Design fir_filter, start of the top module:
module fir_filter
#(
    parameter NUM_ELEMENTS = 7
)
(
    input clk,
    input rst,
    input [ 7 : 0 ] weight_data,
    input [ 2 : 0 ] weight_idx,
    input weight_valid,
    output weight_ready,
    input [ 7 : 0 ] input_data,
    input input_valid,
    output input_ready,
    output [ 15 : 0 ] output_data,
    input output_ready,
    output output_valid
);
Settings: LEC_CHECK=0, CAP_MARGIN=20, CELL_PAD_IN_SITES_GLOBAL_PLACEMENT=2, CORE_MARGIN=2, CORE_UTILIZATION=43, HOLD_SLACK_MARGIN=-0.01, MAX_ROUTING_LAYER=met4, MIN_ROUTING_LAYER=met2, SETUP_SLACK_MARGIN=1.75, SLEW_MARGIN=0, TNS_END_PERCENT=40; clock period 6.55 ns.
run.sh (not shown) runs the stock make flow with config.mk's settings and CLKGATE_MAP_FILE=.
The first run finished but fails on negative setup slack.
Then changed:
Settings changed: CELL_PAD_IN_SITES_GLOBAL_PLACEMENT 2 to default, CORE_UTILIZATION 43 to 40, HOLD_SLACK_MARGIN -0.01 to default, MAX_ROUTING_LAYER met4 to default, MIN_ROUTING_LAYER met2 to default, SETUP_SLACK_MARGIN 1.75 to default, SLEW_MARGIN 0 to 20, TNS_END_PERCENT 40 to default.
Clock period 6.55 ns to 11.4 ns, I/O delays scaled along.
After rerunning: The changed run completed without violations; clock-buffer cell count went up by 1; die area went up by a little under a tenth; utilization went down by 8.5 points; global-route usage went down by 21 points; setup slack improves by 2800 ps.
Then changed:
Settings changed: CORE_UTILIZATION 40 to 50, CTS_CLUSTER_DIAMETER from default to 244, CTS_CLUSTER_SIZE from default to 93.
Clock period 11.4 ns to 11.2 ns, I/O delays scaled along.
What happened: The new run ran to the end with no violations; total power went up by about 3%; routed wire length stays flat; cell area fell by about 0.7%.
Then changed:
Settings changed: CORE_UTILIZATION 50 to 66, CTS_CLUSTER_DIAMETER 244 to 258, CTS_CLUSTER_SIZE 93 to 98.
Clock period 11.2 ns to 13.0 ns, I/O delays scaled along.
Effect:
- The changed run passed the timing, design-rule and antenna checks
- final cell count shrinks by 3.9%
- via count grows by 0.90%
- cell area shrinks by 0.74%
- setup slack gains 1600 ps
- power shrinks by 14%
- worst hold slack gains 71 ps
- sequential cell count stays the same
- non-clock buffer count shrinks by 3
- clock-buffer cell count shrinks by 1
Then changed:
Settings changed: CORE_ASPECT_RATIO from default to 0.5, CORE_UTILIZATION 66 to 40, CTS_CLUSTER_DIAMETER 258 to 274, CTS_CLUSTER_SIZE 98 to 100.
Routed wire length grows by 1.8%. Fmax decreases by about 1%. Via count went down by about 2.3%.
Then changed:
Settings changed: CORE_ASPECT_RATIO 0.5 to 0.56, CORE_UTILIZATION 40 to 22, CTS_CLUSTER_DIAMETER 274 to default, CTS_CLUSTER_SIZE 100 to default, GPL_TIMING_DRIVEN from default to 0, MIN_ROUTING_LAYER from default to met2, PLACE_DENSITY_LB_ADDON from default to 0.05, SETUP_SLACK_MARGIN from default to 3.51.
Result: Core utilization falls by 17 points. Clock power went up by 23%. Non-clock buffer count rises by 131. Hold slack is worse by 15 ps. Flip-flop count does not change. Design area goes up by 11%. Worst setup slack improved by 730 ps. Register-to-register slack improved by 30 ps. Power is higher by 32%. Synthesized cell count is unchanged.

---

Starting RTL as in the previous note.
Settings: LEC_CHECK=0, CAP_MARGIN=20, CORE_MARGIN=2, CORE_UTILIZATION=72, CTS_CLUSTER_DIAMETER=29, CTS_CLUSTER_SIZE=34, PLACE_DENSITY=0.7, SETUP_SLACK_MARGIN=0.94, SLEW_MARGIN=20; clock period 7.94 ns.
The first run produced a layout that fails on negative setup slack.
Edit:
Settings changed: ABC_AREA set to 1, CTS_CLUSTER_DIAMETER 29 to 400, CTS_CLUSTER_SIZE 34 to 100, PLACE_DENSITY 0.7 to not set, SETUP_SLACK_MARGIN 0.94 to not set.
Clock period 7.94 ns to 7.34 ns, I/O delays scaled along.
Result: The new run ran to the end with violations: negative setup slack; via count increases by 13%; clock power increases by 9.6%; combinational power increases by 32%; setup slack got worse by 0.15 ns; die area increases by 5.8%; final area increases by 3.8%.

---

== red ==
The RTL this note starts from:
==> flow/design.v <==
`timescale 1ns / 1ps
module fir_filter
#(
    parameter NUM_ELEMENTS = 7
)
(
    input clk,
    input rst,
    input [ 7 : 0 ] weight_data,
    input [ 2 : 0 ] weight_idx,
    input weight_valid,
    output weight_ready,
    input [ 7 : 0 ] input_data,
    input input_valid,
    output input_ready,
    output [ 15 : 0 ] output_data,
    input output_ready,
    output output_valid
);
    assign weight_ready = 1;
    assign input_ready = 1;
    assign output_valid = 1;
    reg [7:0] weights [NUM_ELEMENTS-1:0];
    reg [7:0] values [NUM_ELEMENTS-1:0];
    integer i;
    always@(posedge clk)begin
        if (rst)begin
            for (i = 0; i< NUM_ELEMENTS; i = i+1)
                weights[i] = 0;
        end else if (weight_valid)
            weights[weight_idx] = weight_data;
        for (i = NUM_ELEMENTS-1; i> 0; i=i-1)begin
            values[i] <= rst?0:values[i-1];
        end
        values[0] <= rst?0:input_data;
    end
    wire [15:0] intermediate_sums [NUM_ELEMENTS-1:0];
    assign output_data = intermediate_sums[NUM_ELEMENTS-1];  
    generate
        genvar j;
        for (j = 0; j<NUM_ELEMENTS; j=j+1)begin:summation
            assign intermediate_sums[j] = (j?intermediate_sums[j-1]:0) + values[j]*weights[j];
        end
    endgenerate
endmodule
Settings: LEC_CHECK=0, ABC_AREA=1, CAP_MARGIN=0, CORE_ASPECT_RATIO=0.75, CORE_MARGIN=2, CORE_UTILIZATION=72, CTS_CLUSTER_DIAMETER=244, CTS_CLUSTER_SIZE=93, HOLD_SLACK_MARGIN=-0.04, PLACE_DENSITY=0.38, SLEW_MARGIN=20, TNS_END_PERCENT=10; clock period 6.32 ns.
Layout checks on red: not met. Flow itself completed; violations: negative setup slack.
> inputs changed (red -> blue)
- removing CTS_CLUSTER_DIAMETER (formerly 244)
- removing HOLD_SLACK_MARGIN (formerly -0.04)
- changing CAP_MARGIN from 0 to 20
- removing CTS_CLUSTER_SIZE (formerly 93)
- removing CORE_ASPECT_RATIO (formerly 0.75)
- changing CORE_UTILIZATION from 72 to 40
- removing PLACE_DENSITY (formerly 0.38)
- removing ABC_AREA (formerly 1)
- removing TNS_END_PERCENT (formerly 10)
- setting SETUP_SLACK_MARGIN to 2.89 for the first time
- changing the clock period (ns, I/O delays scaled along) from 6.32 to 11.4
Notes after the runs:
In terms of biggest cell delay along the critical path, blue and red differ only marginally. Compare red and blue | total power divided by cell area higher: red. blue reached the final stage; the timing, design-rule and antenna checks on its layout passed. blue against red; synthesized cell count is down by more than 10%. As far as clock tree cell share of total cell area is concerned, blue and red perform about the same. Maximum ir drop on the vdd rail of blue exceeds that of red by more than 10%. Utilization, red and blue: lower on blue. In the flow results for red and blue, the setup slack of the worst register-to-register path is smaller on red. Sort red and blue by power drawn by the combinational cells, ascending, and blue comes first. blue reports its startpoint of the worst setup timing path as weights[0][5] while red reports weights[2][4].
Relative to blue, the following input files were edited for green:
- TNS_END_PERCENT now 5, previously not set
- CORE_UTILIZATION now 64, was 40
- SETUP_SLACK_MARGIN no longer set, was 2.89
- the clock period (ns, I/O delays scaled along) now 9.99, was 11.4
### Flow results
- Lower register-to-register slack among green and blue: green
- Setup skew after layout: higher on green
- green vs. blue: total design power grew by 130 µW; global-route wire length before repair grew by 1.8%; share of the core filled with cells grew by 25 points; internal power consumption grew by 8.4%; worst setup slack shrank by 1.33 ns.
- The power share of the combinational group of green falls short of that of blue by 3.4 points.
- Routability-driven placement congestion ratio up 8.6% in green wrt blue
- green against blue; met3 wirelength from detailed routing is up by more than 100%.

---

// fir_filter: RTL as listed in full above, without the edits since
clock: 7.74 ns
lec_check: 0
abc_area: 1
cap_margin: 20
core_margin: 2
core_utilization: 72
cts_cluster_diameter: 29
cts_cluster_size: 34
place_density: 0.35
setup_slack_margin: 0.94
slew_margin: 20
The baseline produced a layout that fails on negative setup slack.
Then changed:
ABC_AREA = default   (was 1)
CORE_UTILIZATION = 71   (was 72)
CTS_CLUSTER_DIAMETER = 221   (was 29)
CTS_CLUSTER_SIZE = default   (was 34)
PLACE_DENSITY = default   (was 0.35)
SETUP_SLACK_MARGIN = default   (was 0.94)
clock period = 10.5 ns   (was 7.74 ns; I/O delays follow)
=>
- With this change the flow completed with no timing, DRC or antenna violations
- synthesized cell count goes down by 23%
- routed wire length goes down by 20%
- total power goes down by 49%
- area after synthesis goes down by 5.7%
- setup slack improves by 1.3 ns
- sequential cell count does not change
- combinational power goes down by 58%
Then changed:
ABC_AREA = 1   (was default)
CORE_UTILIZATION = 72   (was 71)
CTS_CLUSTER_DIAMETER = default   (was 221)
clock period = 11.5 ns   (was 10.5 ns; I/O delays follow)
- non-clock buffer count falls by 12
- design area rises by 3.1%
- wire length climbs by 2.8%
- power came out lower by 4.6%
- area after synthesis rises by 6.0%

---

Starts from the design.v that is shown in full above.
Settings: LEC_CHECK=0, ABC_AREA=1, CAP_MARGIN=20, CORE_MARGIN=2, CORE_UTILIZATION=68, CTS_CLUSTER_DIAMETER=40, CTS_CLUSTER_SIZE=37, MAX_ROUTING_LAYER=met4, PLACE_DENSITY=0.35, SETUP_SLACK_MARGIN=1.21, SLEW_MARGIN=20; clock period 8.44 ns.
The starting point completed, yet does not pass: setup timing.
Change:
ABC_AREA = default   (was 1)
CTS_CLUSTER_SIZE = default   (was 37)
PLACE_DENSITY = default   (was 0.35)
Effect:
- The changed run finished with setup timing left
- cell count decreases by 17%
- non-clock buffer count shrinks by 20
- total power fell by 12%
- utilization went up by 1.1 points
- sequential power goes down by about 0.9%
- clock power came out lower by 7.1%
- global-route usage falls by 0.24 points
- hold slack gets better by 30 ps
- clock-buffer cell count does not change
- setup slack degrades by 380 ps
- critical path depth increases by 4
Change:
CORE_UTILIZATION = 40   (was 68)
CTS_CLUSTER_DIAMETER = default   (was 40)
MAX_ROUTING_LAYER = default   (was met4)
SETUP_SLACK_MARGIN = default   (was 1.21)
clock period = 13.0 ns   (was 8.44 ns; I/O delays follow)
=>
- The changed run completed with no timing, DRC or antenna violations
- routed wire length falls by 5.8%
- first-iteration DRC count falls by 15%
- synthesized cell count stays the same
- via count falls by 9.4%
- hold slack gains 41 ps
- area after synthesis is unchanged
Change:
CORE_ASPECT_RATIO = 1.06   (was default)
CORE_UTILIZATION = 57   (was 40)
CTS_CLUSTER_DIAMETER = 393   (was default)
CTS_CLUSTER_SIZE = 100   (was default)
SETUP_SLACK_MARGIN = 2.3   (was default)
TNS_END_PERCENT = 5   (was default)
What happened:
- global-route usage climbs by 9.6 points
- cell area drops by about 0.6%
- hold slack gets worse by 60 ps

---

RTL: the design.v shown in full above, as it stands there.
Settings: LEC_CHECK=0, CAP_MARGIN=30, CORE_MARGIN=2, CORE_UTILIZATION=72, CTS_CLUSTER_DIAMETER=31, HOLD_SLACK_MARGIN=-0.09, SLEW_MARGIN=20, TNS_END_PERCENT=40; clock period 7.58 ns.
The starting point ran to the end with violations: setup timing.
Rerun with:
- CAP_MARGIN: 30 -> 20
- CTS_CLUSTER_DIAMETER: 31 -> default
- MAX_ROUTING_LAYER: default -> met4
- PLACE_DENSITY: default -> 0.65
- SETUP_SLACK_MARGIN: default -> -0.55
- TNS_END_PERCENT: 40 -> 5
- clock period: 7.58 -> 8.32 ns (I/O delays scaled with it)
=> The changed run finished but fails on setup timing; non-clock buffer count went down by 16; sequential share of layout area went up by 0.12 points; setup slack is better by 0.21 ns; sequential power went down by 9.6%; cell count went down by 0.70%; clock power went down by about 16%.

---

Starts from the design.v that is shown in full above.
export LEC_CHECK = 0
export CAP_MARGIN = 20
export CORE_ASPECT_RATIO = 0.56
export CORE_MARGIN = 2
export CORE_UTILIZATION = 40
export GPL_TIMING_DRIVEN = 0
export SETUP_SLACK_MARGIN = 3.51
export SLEW_MARGIN = 20
create_clock -name core_clock -period 13.0 [get_ports {clk}]
Then changed:
ABC_AREA = 1   (was unset)
CORE_ASPECT_RATIO = 0.78   (was 0.56)
CTS_CLUSTER_DIAMETER = 274   (was unset)
CTS_CLUSTER_SIZE = 26   (was unset)
GPL_TIMING_DRIVEN = unset   (was 0)
SETUP_SLACK_MARGIN = unset   (was 3.51)
After rerunning:
- maximum frequency went down by 8.1%
- routed wire length went down by 5.5%
- flip-flop count does not change
- hold slack improved by 0.033 ns
- combinational power shrinks by 15%
- setup slack got worse by 0.90 ns
- design area went down by 1.7%
Then changed:
ABC_AREA = unset   (was 1)
CORE_ASPECT_RATIO = unset   (was 0.78)
CTS_CLUSTER_DIAMETER = unset   (was 274)
CTS_CLUSTER_SIZE = unset   (was 26)
HOLD_SLACK_MARGIN = 0.03   (was unset)
SETUP_SLACK_MARGIN = 3.51   (was unset)
Outcome:
- fmax rises by 10%
- count of clock-buffer cells in the layout grows by 2
- cell count came out lower by 14%
- total power rises by 1.6%
- cell area came out higher by 0.53%
- clock power went down by about 4%
Then changed:
ABC_AREA = 1   (was unset)
CORE_ASPECT_RATIO = 1.06   (was unset)
CTS_CLUSTER_DIAMETER = 393   (was unset)
CTS_CLUSTER_SIZE = 100   (was unset)
HOLD_SLACK_MARGIN = unset   (was 0.03)
SETUP_SLACK_MARGIN = 3.89   (was 3.51)
TNS_END_PERCENT = 5   (was unset)
=> The changed run ran to the end with no violations; synthesized area grows by a few percent; routed wire length went up by a few percent; die area climbs by a few percent; combinational power is higher by roughly a tenth; non-clock buffer count came out lower by 15; final area went up by a few percent; global-route usage falls by 0.21 points; final cell count climbs by about a fifth; total power increases by a little under a tenth; fmax came out higher by a few percent.

---

RTL: the design.v shown in full above, as it stands there.
clock: 6.55 ns
lec_check: 0
cap_margin: 20
cell_pad_in_sites_global_placement: 2
core_aspect_ratio: 1.41
core_margin: 2
core_utilization: 43
cts_cluster_diameter: 152
gpl_routability_driven: 0
hold_slack_margin: -0.01
max_routing_layer: met4
min_routing_layer: met2
setup_slack_margin: 1.75
slew_margin: 0
tns_end_percent: 40
The baseline completed and failed the layout checks on setup timing.
Then changed:
--- a/flow/config.mk
+++ b/flow/config.mk
@@ -8,2 +8,2 @@
-export CAP_MARGIN = 20
-export CELL_PAD_IN_SITES_GLOBAL_PLACEMENT = 2
+export CAP_MARGIN = 40
+export CELL_PAD_IN_SITES_GLOBAL_PLACEMENT = 1
@@ -12 +12 @@
-export CORE_UTILIZATION = 43
+export CORE_UTILIZATION = 27
@@ -15 +14,0 @@
-export HOLD_SLACK_MARGIN = -0.01
@@ -18 +17 @@
-export SETUP_SLACK_MARGIN = 1.75
+export SETUP_SLACK_MARGIN = -0.58
==> flow/constraint.sdc (replaced) <==
create_clock -name core_clock -period 9.91 [get_ports {clk}]
set_input_delay 1.9820 -clock core_clock [delete_from_list [all_inputs] [get_ports {clk}]]
set_output_delay 1.9820 -clock core_clock [all_outputs]
set_load 0.01 [all_outputs]
The changed run completed, yet does not pass: setup timing.
Sequential share of layout area increases by 0.72 points.
Hold slack is better by 7.9 ps.
Die size increases by 58%.
Critical path depth decreases by 2.
Non-clock buffer count decreases by 176.
Global-route usage decreases by 14 points.
Worst setup slack is better by 1900 ps.
Final area decreases by 5.9%.
Routed wire length decreases by 2.0%.
Power decreases by 41%.
Then changed:
==> flow/config.mk (replaced) <==
export PLATFORM = sky130hd
export DESIGN_NAME = fir_filter
export DESIGN_NICKNAME = fir_filter
export VERILOG_FILES = /design/flow/design.v
export SDC_FILE = /design/flow/constraint.sdc
export NUM_CORES = 4
export LEC_CHECK = 0
export CAP_MARGIN = 30
export CORE_MARGIN = 2
export CORE_UTILIZATION = 70
export CTS_CLUSTER_DIAMETER = 31
export SLEW_MARGIN = 20
==> flow/constraint.sdc (replaced) <==
create_clock -name core_clock -period 7.58 [get_ports {clk}]
set_input_delay 1.5160 -clock core_clock [delete_from_list [all_inputs] [get_ports {clk}]]
set_output_delay 1.5160 -clock core_clock [all_outputs]
set_load 0.01 [all_outputs]
What happened: The new run ran to the end with violations: setup timing; via count fell by 19%; routed wire length fell by 10%; hold slack degrades by 11 ps; clock-buffer cell count fell by 1; final cell count fell by 14%; flip-flop count does not change; die size fell by 61%.
Then changed:
--- a/flow/config.mk
+++ b/flow/config.mk
@@ -8 +8 @@
-export CAP_MARGIN = 30
+export CAP_MARGIN = 20
@@ -10,2 +10,2 @@
-export CORE_UTILIZATION = 70
-export CTS_CLUSTER_DIAMETER = 31
+export CORE_UTILIZATION = 59
+export SETUP_SLACK_MARGIN = 2.29
==> flow/constraint.sdc (replaced) <==
create_clock -name core_clock -period 7.94 [get_ports {clk}]
set_input_delay 1.5880 -clock core_clock [delete_from_list [all_inputs] [get_ports {clk}]]
set_output_delay 1.5880 -clock core_clock [all_outputs]
set_load 0.01 [all_outputs]
The changed run ran to the end with violations: setup timing.
Global-route usage goes down by 5.6 points.
Non-clock buffer count fell by 6.
Worst setup slack gains 270 ps.
Routed wire length drops by 2.4%.
Count of clock-buffer cells in the layout went up by 2.
Via count goes down by 5.1%.
Power is estimated from default activity; no workload was simulated.
